==> v20 <==
==> flow/design.v (excerpt) <==
module mac_16bit(out_rounded,md,mr,clk,rst);
output reg [26:0] out_rounded;
input [15:0] md,mr;               
input clk,rst;
reg [15:0] MD,MR;
reg [39:0] acc;
wire [39:0] mult_out;
wire [17:0] PP0,PP1,PP2,PP3,PP4,PP5,PP6,PP7,PP8;
reg [31:0] PP0_reg,PP1_reg,PP2_reg,PP3_reg,PP4_reg,PP5_reg,PP6_reg,PP7_reg,PP8_reg;
wire [31:0] PP0_FULL,PP1_FULL,PP2_FULL,PP3_FULL,PP4_FULL,PP5_FULL,PP6_FULL,PP7_FULL,PP8_FULL;
wire [7:0] neg;
wire [31:0] sum0,carry0,sum1,carry1,sum2,carry2,sum3,carry3,sum4,carry4,sum5,carry5,sum6,carry6;
wire [39:0] new_acc;
reg [2:0] setup_count;
reg setup_completed;
reg [8:0] count;
generatePartialProducts PP(.PP0(PP0),.PP1(PP1),.PP2(PP2),.PP3(PP3),.PP4(PP4),.PP5(PP5),.PP6(PP6),.PP7(PP7),.PP8(PP8),.neg(neg),.MD(MD),.MR(MR));
genvar i;
assign PP0_FULL[16:0] = PP0;
for(i=31; i>16; i=i-1) begin
  assign PP0_FULL[i] = PP0_FULL[16];
end
assign PP1_FULL[18:2] = PP1;
for(i=31; i>18; i=i-1) begin
  assign PP1_FULL[i] = PP1_FULL[18];
end
assign PP1_FULL[1] = 1'b0;
assign PP1_FULL[0] = neg[0];
assign PP2_FULL[20:4] = PP2;
for(i=31; i>20; i=i-1) begin
  assign PP2_FULL[i] = PP2_FULL[20];
end
assign PP2_FULL[3] = 1'b0;
assign PP2_FULL[2] = neg[1];
for(i=0; i<2; i=i+1) begin
  assign PP2_FULL[i] = 1'b0;
end
assign PP3_FULL[22:6] = PP3;
for(i=31; i>22; i=i-1) begin
  assign PP3_FULL[i] = PP3_FULL[22];
end
assign PP3_FULL[5] = 1'b0;
assign PP3_FULL[4] = neg[2];
for(i=0; i<4; i=i+1) begin
  assign PP3_FULL[i] = 1'b0;
end
assign PP4_FULL[24:8] = PP4;
for(i=31; i>24; i=i-1) begin
  assign PP4_FULL[i] = PP4_FULL[24];
end
assign PP4_FULL[7] = 1'b0;
assign PP4_FULL[6] = neg[3];
for(i=0; i<6; i=i+1) begin
  assign PP4_FULL[i] = 1'b0;
end
assign PP5_FULL[26:10] = PP5;
for(i=31; i>26; i=i-1) begin
  assign PP5_FULL[i] = PP5_FULL[26];
end
assign PP5_FULL[9] = 1'b0;
assign PP5_FULL[8] = neg[4];
for(i=0; i<8; i=i+1) begin
  assign PP5_FULL[i] = 1'b0;
end
assign PP6_FULL[28:12] = PP6;
for(i=31; i>28; i=i-1) begin
  assign PP6_FULL[i] = PP6_FULL[28];
end
assign PP6_FULL[11] = 1'b0;
assign PP6_FULL[10] = neg[5];
for(i=0; i<10; i=i+1) begin
  assign PP6_FULL[i] = 1'b0;
  ...
export LEC_CHECK = 0
export ABC_AREA = 1
export CAP_MARGIN = 20
export CELL_PAD_IN_SITES_GLOBAL_PLACEMENT = 2
export CORE_ASPECT_RATIO = 1.05
export CORE_MARGIN = 9
export CORE_UTILIZATION = 40
export CTS_CLUSTER_SIZE = 68
export GPL_ROUTABILITY_DRIVEN = 0
export GPL_TIMING_DRIVEN = 1
export HOLD_SLACK_MARGIN = 0.22
export MAX_ROUTING_LAYER = met5
export SETUP_SLACK_MARGIN = 1.06
export SLEW_MARGIN = 5
export TNS_END_PERCENT = 75
create_clock -name core_clock -period 9.72 [get_ports {clk}]
run.sh (not shown) runs the stock make flow with config.mk's settings and CLKGATE_MAP_FILE=.
==> v3: changes against v20 <==
Settings changed: ABC_AREA 1 to default, CELL_PAD_IN_SITES_GLOBAL_PLACEMENT 2 to default, CORE_ASPECT_RATIO 1.05 to 0.89, CORE_MARGIN 9 to 2, CORE_UTILIZATION 40 to 72, CTS_CLUSTER_SIZE 68 to 31, GPL_ROUTABILITY_DRIVEN 0 to default, GPL_TIMING_DRIVEN 1 to default, HOLD_SLACK_MARGIN 0.22 to default, MAX_ROUTING_LAYER met5 to default, PLACE_DENSITY_LB_ADDON from default to 0.0, SETUP_SLACK_MARGIN 1.06 to -0.38, SLEW_MARGIN 5 to 20, TNS_END_PERCENT 75 to default.
==> flow/constraint.sdc (replaced) <==
create_clock -name core_clock -period 5.44 [get_ports {clk}]
set_input_delay 1.0880 -clock core_clock [delete_from_list [all_inputs] [get_ports {clk}]]
set_output_delay 1.0880 -clock core_clock [all_outputs]
set_load 0.01 [all_outputs]
==> v22: changes against v20 <==
Settings changed: CELL_PAD_IN_SITES_GLOBAL_PLACEMENT 2 to 1, CORE_ASPECT_RATIO 1.05 to 0.74, CORE_MARGIN 9 to 4, CTS_CLUSTER_SIZE 68 to default, GPL_TIMING_DRIVEN 1 to default, HOLD_SLACK_MARGIN 0.22 to default, MAX_ROUTING_LAYER met5 to default, MIN_ROUTING_LAYER from default to met2, PLACE_DENSITY_LB_ADDON from default to 0.01, SETUP_SLACK_MARGIN 1.06 to 1.82, SLEW_MARGIN 5 to 20, TNS_END_PERCENT 75 to 70.
==> flow/constraint.sdc (replaced) <==
create_clock -name core_clock -period 7.72 [get_ports {clk}]
set_input_delay 1.5440 -clock core_clock [delete_from_list [all_inputs] [get_ports {clk}]]
set_output_delay 1.5440 -clock core_clock [all_outputs]
set_load 0.01 [all_outputs]
==> results <==
metric	v3	v20	v22
Standard cell core area	28000 sq um	49100 sq um	49300 sq um
Met3 Usage GRT	0.0610	0.0276	0.481
Post-layout net count	2856	2828	2853
Via count of the first global-routing pass	17.7k	15.4k	25.0k
Final worst hold slack	0.454 ns	0.462 ns	0.458 ns
Result of the run	finished with violations	finished clean	finished with violations
Violated checks	negative setup slack	-	design-rule violations
Hold path endpoint	PP4_reg[20]	setup_count[2]	setup_count[2]
Finished Cell Area	23700 sq um	22200 sq um	23100 sq um
Chip Area	29700 sq um	58200 sq um	53500 sq um
Area used by sequential logic in the layout	5150 sq um	5120 sq um	5140 sq um
Number of cell instances after yosys synthesis	2446	2499	2499
Multi-input combinational gate total	1715	1714	1714
Synthesized netlist net count	2785	2838	2838
Simple Share, Synth	0.137	0.136	0.136
Area Overhead vs Synth	16.4%	11.2%	15.8%
Final worst setup slack	-1.20 ns	3.00 ns	1.78 ns
Post-Layout Cell Count	2897	3150	3186

---

==> inputs of exp/umber <==
mac_16bit again, from the RTL that the note above started with.
make LEC_CHECK=0 CAP_MARGIN=20 CORE_MARGIN=2 CORE_UTILIZATION=65 SLEW_MARGIN=20 finish   # period 4.6 ns
==> inputs of exp/harbor, as changes to exp/umber <==
ABC_AREA = 1   (was unset)
CORE_ASPECT_RATIO = 1.05   (was unset)
CORE_UTILIZATION = 40   (was 65)
CTS_CLUSTER_SIZE = 26   (was unset)
GPL_TIMING_DRIVEN = 0   (was unset)
MAX_ROUTING_LAYER = met5   (was unset)
SETUP_SLACK_MARGIN = 0.91   (was unset)
TNS_END_PERCENT = 75   (was unset)
==> flow/constraint.sdc (replaced) <==
create_clock -name core_clock -period 9.72 [get_ports {clk}]
set_input_delay 1.9440 -clock core_clock [delete_from_list [all_inputs] [get_ports {clk}]]
set_output_delay 1.9440 -clock core_clock [all_outputs]
set_load 0.01 [all_outputs]
==> inputs of exp/yarrow, as changes to exp/umber <==
ABC_AREA = 1   (was unset)
CELL_PAD_IN_SITES_GLOBAL_PLACEMENT = 0   (was unset)
CORE_ASPECT_RATIO = 0.91   (was unset)
CORE_UTILIZATION = 72   (was 65)
CTS_CLUSTER_DIAMETER = 59   (was unset)
GPL_ROUTABILITY_DRIVEN = 0   (was unset)
MIN_ROUTING_LAYER = met1   (was unset)
PLACE_DENSITY_LB_ADDON = 0.01   (was unset)
SETUP_SLACK_MARGIN = -0.36   (was unset)
TNS_END_PERCENT = 70   (was unset)
==> flow/constraint.sdc (replaced) <==
create_clock -name core_clock -period 4.72 [get_ports {clk}]
set_input_delay 0.9440 -clock core_clock [delete_from_list [all_inputs] [get_ports {clk}]]
set_output_delay 0.9440 -clock core_clock [all_outputs]
set_load 0.01 [all_outputs]
==> comparison <==
In exp/yarrow the sequential share of layout area is lower than in exp/harbor, by 1.6 points.
Against exp/harbor, the hold slack of exp/umber is lower by 9.3 ps.
Clock skew, lowest first: exp/umber, exp/yarrow, exp/harbor.
Of exp/harbor and exp/umber, exp/umber has the higher via count (gap about 7%, measured against exp/umber).
Sequential cell count is the same in exp/harbor and exp/umber.
exp/umber finished with negative setup slack left. exp/yarrow completed, yet does not pass: negative setup slack. exp/harbor completed without violations.

---

==> run C <==
mac_16bit again, from the RTL that the note above started with.
Settings: LEC_CHECK=0, ABC_AREA=1, CAP_MARGIN=20, CELL_PAD_IN_SITES_GLOBAL_PLACEMENT=0, CORE_ASPECT_RATIO=0.93, CORE_MARGIN=2, CORE_UTILIZATION=72, CTS_CLUSTER_DIAMETER=215, GPL_ROUTABILITY_DRIVEN=0, MIN_ROUTING_LAYER=met1, PLACE_DENSITY_LB_ADDON=0.03, SLEW_MARGIN=20, TNS_END_PERCENT=70; clock period 5.17 ns.
==> inputs of run P, as changes to run C <==
- CORE_ASPECT_RATIO: 0.93 -> 0.74
- CORE_UTILIZATION: 72 -> 71
- PLACE_DENSITY_LB_ADDON: 0.03 -> 0.01
==> inputs of run A, as changes to run C <==
- ABC_AREA: 1 -> unset
- CELL_PAD_IN_SITES_GLOBAL_PLACEMENT: 0 -> unset
- CORE_ASPECT_RATIO: 0.93 -> unset
- CORE_UTILIZATION: 72 -> 40
- CTS_CLUSTER_DIAMETER: 215 -> unset
- GPL_ROUTABILITY_DRIVEN: 0 -> unset
- MIN_ROUTING_LAYER: met1 -> unset
- PLACE_DENSITY_LB_ADDON: 0.03 -> unset
- TNS_END_PERCENT: 70 -> unset
==> flow/constraint.sdc (replaced) <==
create_clock -name core_clock -period 6.71 [get_ports {clk}]
set_input_delay 1.3420 -clock core_clock [delete_from_list [all_inputs] [get_ports {clk}]]
set_output_delay 1.3420 -clock core_clock [all_outputs]
set_load 0.01 [all_outputs]
==> comparison <==
- Run C completed and failed the layout checks on negative setup slack. Run A ran to the end with violations: negative setup slack. Run P completed and failed the layout checks on negative setup slack.
- Against run C, the register-to-register slack of run A is better by 1100 ps.
- Of run C and run A, run A has the higher synthesized area (gap about 2%, measured against run A).
- The lowest critical path depth belongs to run A, the highest to run C.
- Worst setup slack, highest first: run A, run P, run C.
- Between run P and run C, the lower clock skew is in run P (gap 7.8 ps).
- The highest hold slack belongs to run C, the lowest to run A.
